## abcd_output
module abcd_output
(
	input clk,						 
	input rstn,
	input rx_pin_in,
	output ch_a_output, ch_b_output, ch_c_output, ch_d_output
);
==> flow/config.mk <==
export PLATFORM = sky130hd
export DESIGN_NAME = abcd_output
export DESIGN_NICKNAME = abcd_output
export VERILOG_FILES = /design/flow/design.v
export SDC_FILE = /design/flow/constraint.sdc
export NUM_CORES = 4
export LEC_CHECK = 0
export ABC_AREA = 1
export CAP_MARGIN = 5
export CORE_ASPECT_RATIO = 0.83
export CORE_MARGIN = 2
export CORE_UTILIZATION = 72
export CTS_CLUSTER_DIAMETER = 228
export PLACE_DENSITY = 0.61
export SETUP_SLACK_MARGIN = 5.0
export SLEW_MARGIN = 25
==> flow/constraint.sdc <==
create_clock -name core_clock -period 57.9 [get_ports {clk}]
set_input_delay 11.5800 -clock core_clock [delete_from_list [all_inputs] [get_ports {clk}]]
set_output_delay 11.5800 -clock core_clock [all_outputs]
set_load 0.01 [all_outputs]
run.sh (not shown) runs the stock make flow with config.mk's settings and CLKGATE_MAP_FILE=.
The first run failed in global routing.
Then changed:
- ABC_AREA: 1 -> not set
- CELL_PAD_IN_SITES_GLOBAL_PLACEMENT: not set -> 2
- CORE_ASPECT_RATIO: 0.83 -> not set
- CORE_UTILIZATION: 72 -> 40
- CTS_CLUSTER_DIAMETER: 228 -> not set
- PLACE_DENSITY: 0.61 -> not set
- SETUP_SLACK_MARGIN: 5.0 -> not set
- SLEW_MARGIN: 25 -> 20
- clock period: 57.9 -> 110.0 ns (I/O delays scaled with it)
Effect:
- This time the run completed without violations
- die size went up by 74%
- area after synthesis goes down by 2.8%
- synthesized cell count falls by 15%
Then changed:
- ABC_AREA: not set -> 1
- CELL_PAD_IN_SITES_GLOBAL_PLACEMENT: 2 -> not set
- CORE_UTILIZATION: 40 -> 72
- CTS_CLUSTER_SIZE: not set -> 99
- clock period: 110.0 -> 57.6 ns (I/O delays scaled with it)
Now the flow did not get past global routing.
Die area is lower by 42%.
Synthesized cell count is higher by 18%.
Area after synthesis is higher by 2.9%.
Then changed:
- CAP_MARGIN: 5 -> 20
- CORE_UTILIZATION: 72 -> 68
- CTS_CLUSTER_SIZE: 99 -> not set
- SETUP_SLACK_MARGIN: not set -> -1.13
- clock period: 57.6 -> 68.1 ns (I/O delays scaled with it)
This time the run passed the timing, DRC and antenna checks.
Area after synthesis is unchanged.
Die area rises by about 6%.
Synthesized cell count is unchanged.

---

abcd_output again, from the RTL that the note above started with.
make LEC_CHECK=0 ABC_AREA=1 CAP_MARGIN=30 CORE_ASPECT_RATIO=0.77 CORE_MARGIN=2 CORE_UTILIZATION=70 CTS_CLUSTER_DIAMETER=75 SETUP_SLACK_MARGIN=-2.0 SLEW_MARGIN=25 finish   # period 78.4 ns
The starting point completed with no timing, DRC or antenna violations.
Edit:
- CAP_MARGIN: 30 -> 20
- CORE_ASPECT_RATIO: 0.77 -> not set
- CTS_CLUSTER_DIAMETER: 75 -> not set
- SETUP_SLACK_MARGIN: -2.0 -> not set
- SLEW_MARGIN: 25 -> 20
- clock period: 78.4 -> 68.7 ns (I/O delays scaled with it)
The new run finished but fails on capacitance limit, slew limit. Design area grows by 4.2%. Worst setup slack loses 0.18 ns. Core utilization grows by 3.0 points. Synthesized cell count does not change. Final cell count grows by about 1.5%. Via count grows by 3.2%.
Edit:
- CAP_MARGIN: 20 -> 5
- MAX_ROUTING_LAYER: not set -> met4
- clock period: 68.7 -> 58.5 ns (I/O delays scaled with it)
What happened: Now the flow completed and failed the layout checks on setup timing. Die area does not change. Wire length grows by a quarter to a third. Design area is higher by about a fifth. Setup slack degrades by 9.6 ns. Worst hold slack barely changes. Count of clock-buffer cells in the layout came out lower by 7. Non-clock buffer count rises by 715.
Edit:
- ABC_AREA: 1 -> not set
- CAP_MARGIN: 5 -> 20
- CORE_UTILIZATION: 70 -> 40
- MAX_ROUTING_LAYER: met4 -> not set
- clock period: 58.5 -> 104.0 ns (I/O delays scaled with it)
Outcome: The new run completed with no timing, DRC or antenna violations; sequential share of layout area is higher by 2.1 points; final cell count is lower by 13%; via count is lower by 23%; worst setup slack improved by 14 ns; global-route usage is lower by 17 points.
Edit:
- CORE_UTILIZATION: 40 -> 68
- clock period: 104.0 -> 77.2 ns (I/O delays scaled with it)
Result: This time the run reached the layout checks and failed them: capacitance limit, slew limit, setup timing; register-to-register slack got worse by 8.6 ns; design area increases by about a fifth; setup slack got worse by 8.6 ns; hold slack is better by 0.0045 ns; core utilization rose by 40 points; routed wire length grows by roughly a tenth; critical path depth increases by 10.
Edit:
- ABC_AREA: not set -> 1
- CORE_UTILIZATION: 68 -> 70
- CTS_CLUSTER_SIZE: not set -> 99
- clock period: 77.2 -> 69.4 ns (I/O delays scaled with it)
The changed run completed, yet does not pass: capacitance limit, slew limit.
Die size is about the same.
Sequential share of layout area grows by 0.99 points.
Flip-flop count does not change.
Clock skew grows by 0.012 ns.
Via count shrinks by about 2.5%.
Register-to-register slack improves by 4.7 ns.
Area after synthesis grows by about 3%.
Setup slack improves by 4.7 ns.

---

Starting RTL as in the previous note.
==> flow/config.mk <==
export PLATFORM = sky130hd
export DESIGN_NAME = abcd_output
export DESIGN_NICKNAME = abcd_output
export VERILOG_FILES = /design/flow/design.v
export SDC_FILE = /design/flow/constraint.sdc
export NUM_CORES = 4
export LEC_CHECK = 0
export CAP_MARGIN = 20
export CORE_MARGIN = 2
export CORE_UTILIZATION = 16
export SLEW_MARGIN = 20
==> flow/constraint.sdc <==
create_clock -name core_clock -period 167.0 [get_ports {clk}]
set_input_delay 33.4000 -clock core_clock [delete_from_list [all_inputs] [get_ports {clk}]]
set_output_delay 33.4000 -clock core_clock [all_outputs]
set_load 0.01 [all_outputs]
Edit:
--- a/flow/config.mk
+++ b/flow/config.mk
@@ -9,3 +9,3 @@
 export CORE_MARGIN = 2
-export CORE_UTILIZATION = 16
+export CORE_UTILIZATION = 19
 export SLEW_MARGIN = 20
==> flow/constraint.sdc (replaced) <==
create_clock -name core_clock -period 151.0 [get_ports {clk}]
set_input_delay 30.2000 -clock core_clock [delete_from_list [all_inputs] [get_ports {clk}]]
set_output_delay 30.2000 -clock core_clock [all_outputs]
set_load 0.01 [all_outputs]
=>
- final cell count falls by a few percent
- routed wire length came out higher slightly
- clock skew went down by 8.1 ps
- design area goes down slightly
- critical path depth goes down by 4
- maximum frequency falls slightly
- global-route usage went up by 1.7 points
Edit:
--- a/flow/config.mk
+++ b/flow/config.mk
@@ -9,3 +9,4 @@
 export CORE_MARGIN = 2
-export CORE_UTILIZATION = 19
+export CORE_UTILIZATION = 71
+export CTS_CLUSTER_SIZE = 36
 export SLEW_MARGIN = 20
==> flow/constraint.sdc (replaced) <==
create_clock -name core_clock -period 104.0 [get_ports {clk}]
set_input_delay 20.8000 -clock core_clock [delete_from_list [all_inputs] [get_ports {clk}]]
set_output_delay 20.8000 -clock core_clock [all_outputs]
set_load 0.01 [all_outputs]
The changed run went through all stages and came out clean.
Synthesized area is unchanged.
Design area goes down by 5.5%.
Wire length hardly moves.
Utilization goes up by 54 points.
Register-to-register slack degrades by 40000 ps.
Global-route usage goes up by 29 points.
Edit:
--- a/flow/config.mk
+++ b/flow/config.mk
@@ -7,6 +7,8 @@
 export LEC_CHECK = 0
+export ABC_AREA = 1
 export CAP_MARGIN = 20
 export CORE_MARGIN = 2
-export CORE_UTILIZATION = 71
-export CTS_CLUSTER_SIZE = 36
+export CORE_UTILIZATION = 70
+export CTS_CLUSTER_DIAMETER = 205
+export CTS_CLUSTER_SIZE = 43
 export SLEW_MARGIN = 20
==> flow/constraint.sdc (replaced) <==
create_clock -name core_clock -period 57.6 [get_ports {clk}]
set_input_delay 11.5200 -clock core_clock [delete_from_list [all_inputs] [get_ports {clk}]]
set_output_delay 11.5200 -clock core_clock [all_outputs]
set_load 0.01 [all_outputs]
Effect:
- The new run aborted during global routing (5_1_grt) on ODB-0269
- die size rose by 4.3%
- synthesized area went up by 2.9%
- synthesized cell count climbs by 18%
Edit:
--- a/flow/config.mk
+++ b/flow/config.mk
@@ -10,5 +10,3 @@
 export CORE_MARGIN = 2
-export CORE_UTILIZATION = 70
-export CTS_CLUSTER_DIAMETER = 205
-export CTS_CLUSTER_SIZE = 43
+export CORE_UTILIZATION = 72
 export SLEW_MARGIN = 20
==> flow/constraint.sdc (replaced) <==
create_clock -name core_clock -period 151.0 [get_ports {clk}]
set_input_delay 30.2000 -clock core_clock [delete_from_list [all_inputs] [get_ports {clk}]]
set_output_delay 30.2000 -clock core_clock [all_outputs]
set_load 0.01 [all_outputs]
With this change the flow passed the timing, DRC and antenna checks.
Synthesized cell count stays the same.
Area after synthesis stays the same.
Die area drops by 2.7%.
Edit:
--- a/flow/config.mk
+++ b/flow/config.mk
@@ -10,3 +10,5 @@
 export CORE_MARGIN = 2
-export CORE_UTILIZATION = 72
+export CORE_UTILIZATION = 70
+export CTS_CLUSTER_SIZE = 23
+export HOLD_SLACK_MARGIN = -0.08
 export SLEW_MARGIN = 20
==> flow/constraint.sdc (replaced) <==
create_clock -name core_clock -period 57.6 [get_ports {clk}]
set_input_delay 11.5200 -clock core_clock [delete_from_list [all_inputs] [get_ports {clk}]]
set_output_delay 11.5200 -clock core_clock [all_outputs]
set_load 0.01 [all_outputs]
=> This time the run did not get past global routing (5_1_grt). Synthesized cell count does not change. Die size is higher by 2.8%. Area after synthesis stays the same.

---

Starting RTL as in the previous note.
Settings: LEC_CHECK=0, CAP_MARGIN=10, CELL_PAD_IN_SITES_GLOBAL_PLACEMENT=3, CORE_MARGIN=2, CORE_UTILIZATION=40, SLEW_MARGIN=20; clock period 110.0 ns.
Change:
Settings changed: CELL_PAD_IN_SITES_DETAIL_PLACEMENT set to 2, CORE_UTILIZATION 40 to 25, CTS_CLUSTER_DIAMETER set to 321.
Outcome:
- The new run completed with no timing, DRC or antenna violations
- setup slack gains 0.66 ns
- cell count is higher by 12%
- area after synthesis is unchanged
- via count is higher by 4.1%
- clock skew is higher by 0.033 ns
- clock-buffer cell count is higher by 16
Change:
Settings changed: CELL_PAD_IN_SITES_GLOBAL_PLACEMENT 3 to 2, CORE_MARGIN 2 to 10, MIN_ROUTING_LAYER set to met2, TNS_END_PERCENT set to 5.
Clock period 110.0 ns to 118.0 ns, I/O delays scaled along.
=> The new run ran to the end with no violations. Utilization barely changes. Count of clock-buffer cells in the layout shrinks by 8. Hold slack degrades by 0.0039 ns. Die size grows by 5.9%. Global-route usage grows by 7.8 points. Final area shrinks by 0.32%. First-iteration DRC count grows to 4.1 times its value.
Change:
Settings changed: HOLD_SLACK_MARGIN set to 0.27, SETUP_SLACK_MARGIN set to 5.0, SLEW_MARGIN 20 to 5.
After rerunning:
- The changed run produced a clean layout
- sequential cell count does not change
- clock-buffer cell count fell by 2
- via count hardly moves
- clock skew grows by 0.0072 ns
- wire length barely changes
- first-iteration DRC count fell by 2.3%
- setup slack improves by 3.9 ns
- final area hardly moves
Change:
Settings changed: CAP_MARGIN 10 to 20, CELL_PAD_IN_SITES_DETAIL_PLACEMENT 2 to not set, CELL_PAD_IN_SITES_GLOBAL_PLACEMENT 2 to not set, CORE_MARGIN 10 to 2, CORE_UTILIZATION 25 to 44, CTS_CLUSTER_DIAMETER 321 to not set, HOLD_SLACK_MARGIN 0.27 to not set, MIN_ROUTING_LAYER met2 to not set, SETUP_SLACK_MARGIN 5.0 to not set, SLEW_MARGIN 5 to 20, TNS_END_PERCENT 5 to not set.
Clock period 118.0 ns to 104.0 ns, I/O delays scaled along.
Register-to-register slack loses 5.6 ns.
Via count decreases by a quarter to a third.
Cell count decreases by roughly a tenth.
